## fpu
module fpu #(
    parameter DATA_WIDTH = 32,
    parameter INST_WIDTH = 1
)(
    input                   i_clk,
    input                   i_rst_n,
    input  [DATA_WIDTH-1:0] i_data_a,
    input  [DATA_WIDTH-1:0] i_data_b,
    input  [INST_WIDTH-1:0] i_inst,
    input                   i_valid,
    output [DATA_WIDTH-1:0] o_data,
    output                  o_valid
);
For scale: about 5,500 cells after synthesis, about 41,000 sq um of cells after synthesis.
Settings: LEC_CHECK=0, CAP_MARGIN=20, CORE_MARGIN=2, CORE_UTILIZATION=72, CTS_CLUSTER_DIAMETER=334, MIN_ROUTING_LAYER=met1, PLACE_DENSITY=0.65, SETUP_SLACK_MARGIN=-1.51, SLEW_MARGIN=25, TNS_END_PERCENT=100; clock period 9.54 ns.
run.sh (not shown) runs the stock make flow with config.mk's settings and CLKGATE_MAP_FILE=.
The starting point aborted during 4_1_cts on DPL-0038.
Then changed:
CORE_UTILIZATION = 69   (was 72)
CTS_CLUSTER_SIZE = 36   (was unset)
PLACE_DENSITY = unset   (was 0.65)
PLACE_DENSITY_LB_ADDON = 0.09   (was unset)
SETUP_SLACK_MARGIN = unset   (was -1.51)
clock period = 11.4 ns   (was 9.54 ns; I/O delays follow)
Result:
- With this change the flow aborted during 5_1_grt
- synthesized cell count stays the same
- area after synthesis is unchanged
- die area increases by 4.3%

---

run 1:
fpu again, from the RTL that the note above started with.
clock: 9.14 ns
lec_check: 0
abc_area: 1
cap_margin: 20
core_margin: 2
core_utilization: 62
cts_cluster_diameter: 205
cts_cluster_size: 100
slew_margin: 20
For run 1, the flow was terminated by a tool error in 5_1_grt and produced no final design.
### run 1 -> run 2
- clearing CTS_CLUSTER_DIAMETER, which used to be 205
- swapping 62 for 72 in CORE_UTILIZATION
- swapping 9.14 for 17.3 in the clock period (ns, I/O delays scaled along)
==> results <==
- Post-CTS setup-driven buffer insertion count (run 2 over run 1): decrease, 140
- Initial cell density of the core up 10 points in run 2 wrt run 1
- Depth of the CTS H-tree came out exactly the same in run 2 and run 1.
- Going from run 1 to run 2, number of cells after detailed placement shrank by more than 10%.
- Count of standard-cell rows sits lower in run 2 than in run 1.
- Summary — die area, run 2 relative to run 1: lower, by about 14%.
- Run 1 did not finish; a tool error ended it in 5_1_grt.
- The final layout from run 2, which completed every stage, passed the timing, design-rule and antenna checks at the end of the flow.
- Any difference in deepest clock path buffer count between run 2 and run 1 is small enough to ignore.
- Worst slack after detailed placement: higher on run 2
- Compared run 1 against run 2; count of input and output buffers within noise.
- Run 2 vs. run 1: HPWL after detailed placement went down by about 16%.
- Run 2: cell area after placement 11000 um2 below run 1
Setup changes, run 2 to run 3
- clearing CTS_CLUSTER_SIZE, which used to be 100
- clearing ABC_AREA, which used to be 1
- swapping 72 for 40 in CORE_UTILIZATION
- swapping 17.3 for 14.0 in the clock period (ns, I/O delays scaled along)
==> comparison <==
- Run 3: all stages complete, timing, DRC and antenna checks passed
- Going from run 2 to run 3, the HPWL after detailed placement was found to have gone up by about 18%.
- Run 3 vs. run 2: final worst hold slack went down by 0.66 ns.
- Taking run 2 as the reference, in run 3 worst-case setup margin in the final layout moved down, global-route wire length before repair saw an increase, endpoint arrival time on the critical path lost 1.29 ns.
For run 4, these inputs were changed with respect to run 3:
- CORE_UTILIZATION: 40 -> 11
- the clock period (ns, I/O delays scaled along): 14.0 -> 17.3
==> comparison <==
Run 3 → run 4: cell resize tally after clock tree synthesis comparable; relative area of clock buffers and inverters in the final design has remained practically unchanged; worst hold slack shows an increase of 0.35 ns. Comparing the two runs side by side, run 4 comes out behind run 3 on wire length of the first global-routing pass. Run comparison: run 4 worst setup path startpoint i_data_a[25]; run 3 worst setup path startpoint i_data_b[4]. Summary of run 4 over run 3: setup slack went up 0.67 ns. Run 4 vs. run 3: period utilization decreased 3.2 points.
Inputs modified between run 4 and run 5:
- CORE_UTILIZATION changed from 11 to 56
- the clock period (ns, I/O delays scaled along) changed from 17.3 to 13.8
Findings:
Wire length delta for run 5 relative to run 4: 27 mm lower
From run 4 to run 5 the numbers moved as follows: global-route usage over all layers went up by 36 points.
Run 5 reports its source of the critical timing path as i_data_a[7] while run 4 reports i_data_a[25].
Setup changes, run 5 to run 6
- CORE_UTILIZATION changed from 56 to 58
- SETUP_SLACK_MARGIN newly set to -0.78
- the clock period (ns, I/O delays scaled along) changed from 13.8 to 10.7
==> results <==
From run 5 to run 6 the numbers moved as follows: final cycle utilization of the critical path rose 13 points, global-route track usage on met3 moved up.
Summary of run 5 and run 6: one run falls short of a clean finish, namely run 6.

---

fpu again, from the RTL that the note above started with.
==> flow/config.mk <==
export PLATFORM = sky130hd
export DESIGN_NAME = fpu
export DESIGN_NICKNAME = fpu
export VERILOG_FILES = /design/flow/design.v
export SDC_FILE = /design/flow/constraint.sdc
export NUM_CORES = 4
export LEC_CHECK = 0
export CAP_MARGIN = 20
export CELL_PAD_IN_SITES_GLOBAL_PLACEMENT = 3
export CORE_MARGIN = 4
export CORE_UTILIZATION = 16
export CTS_CLUSTER_DIAMETER = 334
export CTS_CLUSTER_SIZE = 14
export MAX_ROUTING_LAYER = met4
export MIN_ROUTING_LAYER = met2
export PLACE_DENSITY_LB_ADDON = 0.19
export SLEW_MARGIN = 20
export TNS_END_PERCENT = 100
==> flow/constraint.sdc <==
create_clock -name core_clock -period 21.5 [get_ports {i_clk}]
set_input_delay 4.3000 -clock core_clock [delete_from_list [all_inputs] [get_ports {i_clk}]]
set_output_delay 4.3000 -clock core_clock [all_outputs]
set_load 0.01 [all_outputs]
Then changed:
CELL_PAD_IN_SITES_GLOBAL_PLACEMENT = unset   (was 3)
CORE_MARGIN = 10   (was 4)
CORE_UTILIZATION = 46   (was 16)
CTS_CLUSTER_DIAMETER = 272   (was 334)
CTS_CLUSTER_SIZE = 96   (was 14)
HOLD_SLACK_MARGIN = 0.06   (was unset)
MAX_ROUTING_LAYER = unset   (was met4)
MIN_ROUTING_LAYER = met1   (was met2)
PLACE_DENSITY = 0.42   (was unset)
PLACE_DENSITY_LB_ADDON = unset   (was 0.19)
SETUP_SLACK_MARGIN = -1.51   (was unset)
SLEW_MARGIN = 25   (was 20)
TNS_END_PERCENT = 5   (was 100)
Effect:
- first-iteration DRC count came out lower by well over a third
- maximum frequency climbs by roughly a tenth
- final cell count falls by a quarter to a third
- core utilization grows by 31 points
- setup slack improves by 1.6 ns
- count of clock-buffer cells in the layout increases by 2
- wire length went down by a quarter to a third
- non-clock buffer count fell by 73
Then changed:
CORE_MARGIN = 2   (was 10)
CORE_UTILIZATION = 68   (was 46)
CTS_CLUSTER_DIAMETER = 334   (was 272)
CTS_CLUSTER_SIZE = 37   (was 96)
HOLD_SLACK_MARGIN = unset   (was 0.06)
PLACE_DENSITY = 0.63   (was 0.42)
TNS_END_PERCENT = 100   (was 5)
clock period = 9.54 ns   (was 21.5 ns; I/O delays follow)
Effect: The new run failed in global routing, error GRT-0116. Synthesized cell count stays the same. Die size went down by 39%. Synthesized area stays the same.
Then changed:
CAP_MARGIN = 30   (was 20)
CORE_UTILIZATION = 72   (was 68)
CTS_CLUSTER_DIAMETER = 97   (was 334)
Effect: With this change the flow did not get past detailed placement; synthesized area does not change; synthesized cell count does not change; die area is lower by 5.5%.

---

run A:
fpu again, from the RTL that the note above started with.
## fpu
module fpu #(
    parameter DATA_WIDTH = 32,
    parameter INST_WIDTH = 1
)(
    input                   i_clk,
    input                   i_rst_n,
    input  [DATA_WIDTH-1:0] i_data_a,
    input  [DATA_WIDTH-1:0] i_data_b,
    input  [INST_WIDTH-1:0] i_inst,
    input                   i_valid,
    output [DATA_WIDTH-1:0] o_data,
    output                  o_valid
);
    reg [DATA_WIDTH-1:0] o_data_r, o_data_w; 
    reg                  o_valid_r, o_valid_w;
    wire [30:23]          i_expo_a, i_expo_b;
    wire [22:0]           i_frag_a, i_frag_b;
    reg [30:23]           i_expo_sub;
    reg [30:23]           o_expo;
    wire                  i_sign_a, i_sign_b;
    reg [46:0]            i_frag_aa, i_frag_bb;
    reg [23:0]            i_frag_a1, i_frag_b1;
    reg [46:0]            i_frag_af, i_frag_bf;
    reg [47:0]            i_frag_o, i_frag_ma, i_frag_mb;
    reg [22:0]            i_frag_oo;
  ...
clock: 11.5 ns
lec_check: 0
cap_margin: 20
core_margin: 2
core_utilization: 57
cts_cluster_diameter: 251
min_routing_layer: met1
slew_margin: 25
tns_end_percent: 100
5_1_grt: run A exited with error
## Diff of input files: run B against run A
- CTS_CLUSTER_DIAMETER: 251 -> unset
- SLEW_MARGIN: 25 -> 20
- SETUP_SLACK_MARGIN: unset -> -0.78
- TNS_END_PERCENT: 100 -> unset
- CTS_CLUSTER_SIZE: unset -> 34
- MIN_ROUTING_LAYER: met1 -> unset
- CORE_UTILIZATION: 57 -> 65
Findings:
- Status run B: flow complete, layout not clean - setup timing
- Post-synth area from yosys stat: run A vs run B identical
- In the reports for run B and run A, the smaller die area belongs to run B.
- The setup fix buffers added after clock tree synthesis in run B sits 78 below the value recorded for run A.
- [run B vs run A] post-DP HPWL: lower in run B
--- input diff run B..run C ---
- CTS_CLUSTER_SIZE: 34 -> 36
- SETUP_SLACK_MARGIN: -0.78 -> -0.69
- CTS_CLUSTER_DIAMETER: unset -> 249
- the clock period (ns, I/O delays scaled along): 11.5 -> 10.3
Notes after the runs:
Run C did not finish: a tool error stopped it during 5_1_grt. Post-DP HPWL: run C worse than run B. Taking run B as the reference, in run C share of synthesized registers carrying an async set or reset now sits at about the same level; post-CTS setup buffer count grew by 100; routability-driven placement congestion ratio rose about 1.3%. Reported for run C and run B, overall chip area turned out identical to the last digit. Cell area after placement in run C is 4.5% higher than in run B.
What run D does differently from run C at the input level:
- SETUP_SLACK_MARGIN: -0.69 -> unset
- CTS_CLUSTER_DIAMETER: 249 -> unset
- CORE_UTILIZATION: 65 -> 52
- CTS_CLUSTER_SIZE: 36 -> 100
- the clock period (ns, I/O delays scaled along): 10.3 -> 9.42
### Flow results
Run D: all stages done; final checks FAILED (setup timing).
As far as number of synthesized flops with an enable pin goes, run C and run D are indistinguishable; the numbers are identical.
Looking only at overall die height, and setting everything else aside, the higher value of run D and run C goes to run D.
Cell area after placement ended up 2.2% higher on run D than on run C.
Diff run D..run C | mux cell area share after synthesis | unchanged
Run D vs. run C: area of the core region now sits higher; adder-cell share of the synthesized area now sits at about the same level; placed wire-length estimate after detailed placement now sits lower.

---

harbor:
Starting RTL as in the previous note.
// fpu
module fpu #(
    parameter DATA_WIDTH = 32,
    parameter INST_WIDTH = 1
)(
    input                   i_clk,
    input                   i_rst_n,
    input  [DATA_WIDTH-1:0] i_data_a,
    input  [DATA_WIDTH-1:0] i_data_b,
    input  [INST_WIDTH-1:0] i_inst,
    input                   i_valid,
    output [DATA_WIDTH-1:0] o_data,
    output                  o_valid
);
Settings: LEC_CHECK=0, CAP_MARGIN=20, CORE_MARGIN=3, CORE_UTILIZATION=40, CTS_CLUSTER_DIAMETER=285, SLEW_MARGIN=20; clock period 14.0 ns.
harbor ended with every stage complete and zero timing, DRC or antenna violations.
Setup changes, harbor to lagoon
- MAX_ROUTING_LAYER now met4, previously not set
- MIN_ROUTING_LAYER now met2, previously not set
- CTS_CLUSTER_SIZE now 18, previously not set
- CORE_UTILIZATION now 62, was 40
- CELL_PAD_IN_SITES_DETAIL_PLACEMENT now 1, previously not set
- ABC_AREA now 1, previously not set
- CTS_CLUSTER_DIAMETER now 209, was 285
- CORE_MARGIN now 6, was 3
- SLEW_MARGIN now 35, was 20
- GPL_TIMING_DRIVEN now 1, previously not set
- SETUP_SLACK_MARGIN now 3.98, previously not set
- CELL_PAD_IN_SITES_GLOBAL_PLACEMENT now 3, previously not set
- TNS_END_PERCENT now 65, previously not set
Findings:
lagoon vs harbor — summed standard-cell area reported by yosys climbed by a few percent
Comparing lagoon and harbor, the lower synthesized net count is on harbor.
Compared with harbor, lagoon shows share of synthesized cell area in full adder, half adder and majority cells lower by 1.1 points.
Among harbor and lagoon, the run that stopped before the end is lagoon, and it is the only one.
Lower count of mapped cells out of synthesis was reported by harbor, not lagoon.
--- input diff lagoon..tundra ---
- ABC_AREA removed (was 1)
- MIN_ROUTING_LAYER removed (was met2)
- CTS_CLUSTER_DIAMETER removed (was 209)
- CORE_UTILIZATION changed from 62 to 59
- SLEW_MARGIN changed from 35 to 20
- CTS_CLUSTER_SIZE removed (was 18)
- GPL_TIMING_DRIVEN removed (was 1)
- CORE_MARGIN changed from 6 to 2
- CELL_PAD_IN_SITES_DETAIL_PLACEMENT removed (was 1)
- TNS_END_PERCENT changed from 65 to 10
- SETUP_SLACK_MARGIN changed from 3.98 to -0.28
- MAX_ROUTING_LAYER removed (was met4)
- CELL_PAD_IN_SITES_GLOBAL_PLACEMENT removed (was 3)
Findings:
- Compared with lagoon, in tundra async set-or-reset flop fraction in the synthesized netlist flat, synthesized netlist cell count down 1710, portion of the post-synthesis area used by sequential elements flat.
- Finished, but not clean: tundra, with negative setup slack.
--- input diff tundra..nickel ---
- changing CORE_UTILIZATION from 59 to 40
- removing TNS_END_PERCENT (formerly 10)
- removing SETUP_SLACK_MARGIN (formerly -0.28)
- changing the clock period (ns, I/O delays scaled along) from 14.0 to 13.8
==> comparison <==
nickel reached the end of the flow, and the finished layout is clean on the timing, design-rule and antenna checks. Across both runs, utilization after layout was lower for nickel than for tundra. Synthesized area came out exactly the same in tundra and nickel.

---

Setup of JK:
fpu again, from the RTL that the note above started with.
clock: 21.5 ns
lec_check: 0
cap_margin: 20
core_margin: 2
core_utilization: 46
cts_cluster_diameter: 272
cts_cluster_size: 96
min_routing_layer: met1
place_density_lb_addon: 0.09
setup_slack_margin: -1.51
slew_margin: 25
tns_end_percent: 5
Changes in MS relative to JK:
- CORE_UTILIZATION now 16, was 46
- SETUP_SLACK_MARGIN no longer set, was -1.51
- TNS_END_PERCENT now 100, was 5
- MIN_ROUTING_LAYER now met2, was met1
- SLEW_MARGIN now 20, was 25
- CTS_CLUSTER_DIAMETER now 334, was 272
- CORE_MARGIN now 4, was 2
- CTS_CLUSTER_SIZE no longer set, was 96
- PLACE_DENSITY_LB_ADDON now 0.19, was 0.09
==> results <==
- Taking JK as the reference, in MS sequential share of layout area essentially unchanged; count of buffers not belonging to the clock network in the layout increased 49; depth of the critical timing path with buffers and inverters included decreased 4.9%.
- The setup slack of MS is smaller than that of JK.
- MS: final weighted congestion of routability-driven global placement lower than JK
Edits applied to the flow inputs when going from MS to AL:
- setting SETUP_SLACK_MARGIN to -1.51 for the first time
- setting HOLD_SLACK_MARGIN to 0.06 for the first time
- changing CTS_CLUSTER_DIAMETER from 334 to 272
- changing CORE_UTILIZATION from 16 to 46
- setting CTS_CLUSTER_SIZE to 96 for the first time
- setting CORE_ASPECT_RATIO to 0.5 for the first time
- changing MIN_ROUTING_LAYER from met2 to met1
- removing PLACE_DENSITY_LB_ADDON (formerly 0.19)
- setting PLACE_DENSITY to 0.42 for the first time
- changing SLEW_MARGIN from 20 to 25
- changing CORE_MARGIN from 4 to 5
- changing TNS_END_PERCENT from 100 to 5
--- outcome ---
Against MS, AL reports a global-route met2 utilization that is higher.
AL vs. MS: final cell count without fillers saw a decrease; fraction of cell area in non-clock buffers saw a decrease.

---

fpu again, from the RTL that the note above started with.
## fpu
module fpu #(
    parameter DATA_WIDTH = 32,
    parameter INST_WIDTH = 1
)(
    input                   i_clk,
    input                   i_rst_n,
    input  [DATA_WIDTH-1:0] i_data_a,
    input  [DATA_WIDTH-1:0] i_data_b,
    input  [INST_WIDTH-1:0] i_inst,
    input                   i_valid,
    output [DATA_WIDTH-1:0] o_data,
    output                  o_valid
);
    reg [DATA_WIDTH-1:0] o_data_r, o_data_w; 
    reg                  o_valid_r, o_valid_w;
    wire [30:23]          i_expo_a, i_expo_b;
    wire [22:0]           i_frag_a, i_frag_b;
    reg [30:23]           i_expo_sub;
    reg [30:23]           o_expo;
    wire                  i_sign_a, i_sign_b;
    reg [46:0]            i_frag_aa, i_frag_bb;
    reg [23:0]            i_frag_a1, i_frag_b1;
    reg [46:0]            i_frag_af, i_frag_bf;
    reg [47:0]            i_frag_o, i_frag_ma, i_frag_mb;
    reg [22:0]            i_frag_oo;
    assign o_data = o_data_r;   
    assign o_valid = o_valid_r;
    assign i_expo_a = i_data_a[30:23];
    assign i_expo_b = i_data_b[30:23];
    assign i_frag_a = i_data_a[22:0];
    assign i_frag_b = i_data_b[22:0];
    assign i_sign_a = i_data_a[DATA_WIDTH-1];
    assign i_sign_b = i_data_b[DATA_WIDTH-1];
    always @(*) begin
        i_expo_sub = 8'd0;
        o_expo     = 8'd0;
        i_frag_aa  = 47'd0;
        i_frag_bb  = 47'd0;
        i_frag_a1  = 24'd0;
        i_frag_b1  = 24'd0;
        i_frag_af  = 47'd0;
        i_frag_bf  = 47'd0;
        i_frag_o   = 48'd0;
        i_frag_ma  = 48'd0;
        i_frag_mb  = 48'd0;
        i_frag_oo  = 23'd0;
        if (i_valid) begin     
            case (i_inst) 
                1'd0: begin   
                    i_frag_a1 = {1'b1, i_frag_a};
                    i_frag_b1 = {1'b1, i_frag_b};
                    if (i_expo_a > i_expo_b) begin 
                        i_expo_sub = i_expo_a - i_expo_b;
                        i_frag_bf = {i_frag_b1, 23'b0};
                        i_frag_bb = i_frag_bf >> i_expo_sub;
                        i_frag_aa = {i_frag_a1, 23'b0};
                        o_expo = i_expo_a;
                    end
                    else begin
                        i_expo_sub = i_expo_b - i_expo_a;
                        i_frag_af = {i_frag_a1, 23'b0};
                        i_frag_aa = i_frag_af >> i_expo_sub;
                        i_frag_bb = {i_frag_b1, 23'b0};
  ...
clock: 12.5 ns
lec_check: 0
cap_margin: 20
core_margin: 2
core_utilization: 72
cts_cluster_size: 36
max_routing_layer: met4
place_density_lb_addon: 0.22
slew_margin: 20
The starting point failed in global routing with GRT-0232.
Then changed:
--- a/flow/config.mk
+++ b/flow/config.mk
@@ -8,7 +8,5 @@
 export CAP_MARGIN = 20
 export CORE_MARGIN = 2
-export CORE_UTILIZATION = 72
-export CTS_CLUSTER_SIZE = 36
-export MAX_ROUTING_LAYER = met4
-export PLACE_DENSITY_LB_ADDON = 0.22
+export CORE_UTILIZATION = 50
+export SETUP_SLACK_MARGIN = 2.23
 export SLEW_MARGIN = 20
==> flow/constraint.sdc (replaced) <==
create_clock -name core_clock -period 7.67 [get_ports {i_clk}]
set_input_delay 1.5340 -clock core_clock [delete_from_list [all_inputs] [get_ports {i_clk}]]
set_output_delay 1.5340 -clock core_clock [all_outputs]
set_load 0.01 [all_outputs]
Result:
- The new run completed, yet does not pass: setup timing
- area after synthesis stays the same
- die size goes up by well over a third
- synthesized cell count stays the same
Then changed:
--- a/flow/config.mk
+++ b/flow/config.mk
@@ -8,5 +8,6 @@
 export CAP_MARGIN = 20
 export CORE_MARGIN = 2
-export CORE_UTILIZATION = 50
-export SETUP_SLACK_MARGIN = 2.23
+export CORE_UTILIZATION = 59
+export SETUP_SLACK_MARGIN = -0.28
 export SLEW_MARGIN = 20
+export TNS_END_PERCENT = 5
==> flow/constraint.sdc (replaced) <==
create_clock -name core_clock -period 14.0 [get_ports {i_clk}]
set_input_delay 2.8000 -clock core_clock [delete_from_list [all_inputs] [get_ports {i_clk}]]
set_output_delay 2.8000 -clock core_clock [all_outputs]
set_load 0.01 [all_outputs]
Result: The new run completed and failed the layout checks on setup timing. Cell area goes down by a quarter to a third. Count of clock-buffer cells in the layout decreases by 2. Final cell count fell by about a fifth. Wire length falls by about a fifth. Synthesized area is unchanged. Die size drops by about a fifth. Hold slack gains 1300 ps. Non-clock buffer count fell by 1707. Worst setup slack gains 3400 ps. Critical path depth goes up by 1.
